// mac
module mac(
input clk, 
input rstn, 
input vld_i, 
input [215:0] win, 
input [215:0] din,
output[ 20:0] acc_o, 
output        vld_o
);
wire[15:0] y00;
wire[15:0] y01;
wire[15:0] y02;
wire[15:0] y03;
wire[15:0] y04;
wire[15:0] y05;
wire[15:0] y06;
wire[15:0] y07;
wire[15:0] y08;
wire[15:0] y09;
wire[15:0] y10;
wire[15:0] y11;
wire[15:0] y12;
wire[15:0] y13;
wire[15:0] y14;
wire[15:0] y15;
wire[15:0] y16;
wire[15:0] y17;
wire[15:0] y18;
wire[15:0] y19;
wire[15:0] y20;
wire[15:0] y21;
wire[15:0] y22;
wire[15:0] y23;
wire[15:0] y24;
wire[15:0] y25;
wire[15:0] y26;
reg vld_i_d0, vld_i_d1, vld_i_d2, vld_i_d3, vld_i_d4;
mul u_mul_00(.clk(clk), .w(win[  7:  0]),.x(din[  7:  0]),.y(y00));
mul u_mul_01(.clk(clk), .w(win[ 15:  8]),.x(din[ 15:  8]),.y(y01));
mul u_mul_02(.clk(clk), .w(win[ 23: 16]),.x(din[ 23: 16]),.y(y02));
mul u_mul_03(.clk(clk), .w(win[ 31: 24]),.x(din[ 31: 24]),.y(y03));
mul u_mul_04(.clk(clk), .w(win[ 39: 32]),.x(din[ 39: 32]),.y(y04));
mul u_mul_05(.clk(clk), .w(win[ 47: 40]),.x(din[ 47: 40]),.y(y05));
mul u_mul_06(.clk(clk), .w(win[ 55: 48]),.x(din[ 55: 48]),.y(y06));
mul u_mul_07(.clk(clk), .w(win[ 63: 56]),.x(din[ 63: 56]),.y(y07));
mul u_mul_08(.clk(clk), .w(win[ 71: 64]),.x(din[ 71: 64]),.y(y08));
mul u_mul_09(.clk(clk), .w(win[ 79: 72]),.x(din[ 79: 72]),.y(y09));
mul u_mul_10(.clk(clk), .w(win[ 87: 80]),.x(din[ 87: 80]),.y(y10));
mul u_mul_11(.clk(clk), .w(win[ 95: 88]),.x(din[ 95: 88]),.y(y11));
mul u_mul_12(.clk(clk), .w(win[103: 96]),.x(din[103: 96]),.y(y12));
mul u_mul_13(.clk(clk), .w(win[111:104]),.x(din[111:104]),.y(y13));
mul u_mul_14(.clk(clk), .w(win[119:112]),.x(din[119:112]),.y(y14));
mul u_mul_15(.clk(clk), .w(win[127:120]),.x(din[127:120]),.y(y15));
mul u_mul_16(.clk(clk), .w(win[135:128]),.x(din[135:128]),.y(y16));
mul u_mul_17(.clk(clk), .w(win[143:136]),.x(din[143:136]),.y(y17));
mul u_mul_18(.clk(clk), .w(win[151:144]),.x(din[151:144]),.y(y18));
mul u_mul_19(.clk(clk), .w(win[159:152]),.x(din[159:152]),.y(y19));
mul u_mul_20(.clk(clk), .w(win[167:160]),.x(din[167:160]),.y(y20));
mul u_mul_21(.clk(clk), .w(win[175:168]),.x(din[175:168]),.y(y21));
mul u_mul_22(.clk(clk), .w(win[183:176]),.x(din[183:176]),.y(y22));
mul u_mul_23(.clk(clk), .w(win[191:184]),.x(din[191:184]),.y(y23));
mul u_mul_24(.clk(clk), .w(win[199:192]),.x(din[199:192]),.y(y24));
  ...
Size: ~2700 flip-flops, roughly 460 I/O pins.
clock: 3.99 ns
lec_check: 0
cap_margin: 20
cell_pad_in_sites_detail_placement: 2
core_margin: 2
core_utilization: 52
max_routing_layer: met4
setup_slack_margin: 0.41
slew_margin: 20
run.sh (not shown) runs the stock make flow with config.mk's settings and CLKGATE_MAP_FILE=.
The first run failed in detailed placement.
Rerun with:
==> flow/config.mk (replaced) <==
export PLATFORM = sky130hd
export DESIGN_NAME = mac
export DESIGN_NICKNAME = mac
export VERILOG_FILES = /design/flow/design.v
export SDC_FILE = /design/flow/constraint.sdc
export NUM_CORES = 4
export LEC_CHECK = 0
export CAP_MARGIN = 20
export CORE_MARGIN = 2
export CORE_UTILIZATION = 40
export SLEW_MARGIN = 20
==> flow/constraint.sdc (replaced) <==
create_clock -name core_clock -period 6.0 [get_ports {clk}]
set_input_delay 1.2000 -clock core_clock [delete_from_list [all_inputs] [get_ports {clk}]]
set_output_delay 1.2000 -clock core_clock [all_outputs]
set_load 0.01 [all_outputs]
After rerunning:
- This time the run went through all stages and came out clean
- die area increases by a quarter to a third
- synthesized area is unchanged
- synthesized cell count stays the same
Rerun with:
--- a/flow/config.mk
+++ b/flow/config.mk
@@ -8,4 +8,5 @@
 export CAP_MARGIN = 20
 export CORE_MARGIN = 2
-export CORE_UTILIZATION = 40
+export CORE_UTILIZATION = 66
+export SETUP_SLACK_MARGIN = 1.23
 export SLEW_MARGIN = 20
==> flow/constraint.sdc (replaced) <==
create_clock -name core_clock -period 5.1 [get_ports {clk}]
set_input_delay 1.0200 -clock core_clock [delete_from_list [all_inputs] [get_ports {clk}]]
set_output_delay 1.0200 -clock core_clock [all_outputs]
set_load 0.01 [all_outputs]
Outcome: Critical path depth goes up by 1. Wire length increases by 5.0%. Via count rose by 5.4%.
Rerun with:
--- a/flow/config.mk
+++ b/flow/config.mk
@@ -6,7 +6,10 @@
 export NUM_CORES = 4
 export LEC_CHECK = 0
+export ABC_AREA = 1
 export CAP_MARGIN = 20
 export CORE_MARGIN = 2
-export CORE_UTILIZATION = 66
-export SETUP_SLACK_MARGIN = 1.23
+export CORE_UTILIZATION = 72
+export CTS_CLUSTER_DIAMETER = 201
+export PLACE_DENSITY_LB_ADDON = 0.01
 export SLEW_MARGIN = 20
+export TNS_END_PERCENT = 5
==> flow/constraint.sdc (replaced) <==
create_clock -name core_clock -period 4.29 [get_ports {clk}]
set_input_delay 0.8580 -clock core_clock [delete_from_list [all_inputs] [get_ports {clk}]]
set_output_delay 0.8580 -clock core_clock [all_outputs]
set_load 0.01 [all_outputs]
What happened: Now the flow ran to the end with violations: negative setup slack. Cell area rose by 8.2%. Maximum frequency fell by 2.1%. Non-clock buffer count rose by 1243. Worst setup slack is worse by 920 ps.

## run 1
mac again, from the RTL that the note above started with.
Settings: LEC_CHECK=0, CAP_MARGIN=20, CELL_PAD_IN_SITES_GLOBAL_PLACEMENT=0, CORE_MARGIN=2, CORE_UTILIZATION=72, CTS_CLUSTER_DIAMETER=51, GPL_ROUTABILITY_DRIVEN=1, MIN_ROUTING_LAYER=met1, PLACE_DENSITY_LB_ADDON=0.28, SLEW_MARGIN=40; clock period 3.06 ns.
Tool error GRT-0232 stopped run 1 during global routing (5_1_grt); no final results.
--- input diff run 1..run 2 ---
# run 1
export LEC_CHECK = 0
export CAP_MARGIN = 20
export CELL_PAD_IN_SITES_GLOBAL_PLACEMENT = 0
export CORE_MARGIN = 2
export CORE_UTILIZATION = 72
export CTS_CLUSTER_DIAMETER = 51
export GPL_ROUTABILITY_DRIVEN = 1
export MIN_ROUTING_LAYER = met1
export PLACE_DENSITY_LB_ADDON = 0.28
export SLEW_MARGIN = 40
create_clock -name core_clock -period 3.06 [get_ports {clk}]
# run 2
export LEC_CHECK = 0
export CAP_MARGIN = 20
export CORE_MARGIN = 2
export CORE_UTILIZATION = 72
export CTS_CLUSTER_SIZE = 14
export PLACE_DENSITY_LB_ADDON = 0.2
export SETUP_SLACK_MARGIN = 0.85
export SLEW_MARGIN = 20
create_clock -name core_clock -period 5.09 [get_ports {clk}]
==> results <==
In run 2 the implementation completed, yet the final layout does not meet the checks, the culprit being setup timing. Clock buffer count from CTS of run 2 falls short of that of run 1 by a little under 10%. Reported for run 2 and run 1, post-synthesis async set-or-reset flop share turned out identical to the last digit. From run 2 to run 1, overall chip area did not move at all. Against run 1, run 2 comes in 6.7% lower on placed cell area. Run 2 against run 1: number of gates resized after cts went down by 710; number of buffers inserted by port buffering was more or less identical.
Inputs modified between run 2 and run 3:
# run 2
export LEC_CHECK = 0
export CAP_MARGIN = 20
export CORE_MARGIN = 2
export CORE_UTILIZATION = 72
export CTS_CLUSTER_SIZE = 14
export PLACE_DENSITY_LB_ADDON = 0.2
export SETUP_SLACK_MARGIN = 0.85
export SLEW_MARGIN = 20
create_clock -name core_clock -period 5.09 [get_ports {clk}]
# run 3
export LEC_CHECK = 0
export CAP_MARGIN = 20
export CORE_MARGIN = 2
export CORE_UTILIZATION = 72
export SLEW_MARGIN = 20
export TNS_END_PERCENT = 10
create_clock -name core_clock -period 4.43 [get_ports {clk}]
==> results <==
Nothing crashed in run 3 and all stages finished; the problem is that the final layout failed, the offending checks being hold timing, setup timing.
Run 2 finished all stages; however, its layout fails the closing checks, the failures being setup timing.
Run 3 — setup TNS 53.43 ns lower, run 2 as reference
Number of cells on the critical path ended up 1 higher on run 3 than on run 2.
Compared with run 2, sequential cell area in run 3 decreased slightly.
Clock skew: run 3 better than run 2
Run 3 reports a higher post-route minimum period than run 2 does.
Compared with run 2, run 3 degrades hold slack.
Against run 2 as the reference, run 3 delivers a lower multi-input gate share of the layout cell area.
Run 3 vs. run 2: synthesis-to-finish area growth went up by 4.6 points.
Taking run 3 as 1.0, run 2 lands at 1.08 on clock-buffer cell count.
Modified inputs, run 4 compared to run 3
# run 3
export LEC_CHECK = 0
export CAP_MARGIN = 20
export CORE_MARGIN = 2
export CORE_UTILIZATION = 72
export SLEW_MARGIN = 20
export TNS_END_PERCENT = 10
create_clock -name core_clock -period 4.43 [get_ports {clk}]
# run 4
export LEC_CHECK = 0
export CAP_MARGIN = 15
export CORE_MARGIN = 2
export CORE_UTILIZATION = 72
export CTS_CLUSTER_DIAMETER = 28
export SETUP_SLACK_MARGIN = 1.23
export SLEW_MARGIN = 20
create_clock -name core_clock -period 5.1 [get_ports {clk}]
==> comparison <==
| wire length | higher: run 4 |. Run 4 -> run 3: total core area delta 0, exact match. Run 4 had finished all stages when the layout checks came back failing, citing setup timing. Diff run 3 -> run 4 | number of failing setup endpoints in the final timing report | decrease of 142.
--- input diff run 4..run 5 ---
# run 4
export LEC_CHECK = 0
export CAP_MARGIN = 15
export CORE_MARGIN = 2
export CORE_UTILIZATION = 72
export CTS_CLUSTER_DIAMETER = 28
export SETUP_SLACK_MARGIN = 1.23
export SLEW_MARGIN = 20
create_clock -name core_clock -period 5.1 [get_ports {clk}]
# run 5
export LEC_CHECK = 0
export CAP_MARGIN = 20
export CORE_MARGIN = 2
export CORE_UTILIZATION = 24
export SLEW_MARGIN = 20
create_clock -name core_clock -period 5.52 [get_ports {clk}]
--- outcome ---
Across run 4 and run 5, a clean result was obtained everywhere but in run 4. Diff run 4 -> run 5: buffer share of cell area fell 0.80 points, met1 wire length went up by about 11%. Area taken by multi-input logic gates sits lower in run 5 than in run 4. Final worst setup slack, run 5 and run 4, lower one = run 4. Number of logic stages on the critical path including buffering | run 5 above run 4. Against run 4, die size in run 5 came out worse. Run 5 does worse than run 4 on clock skew after layout.
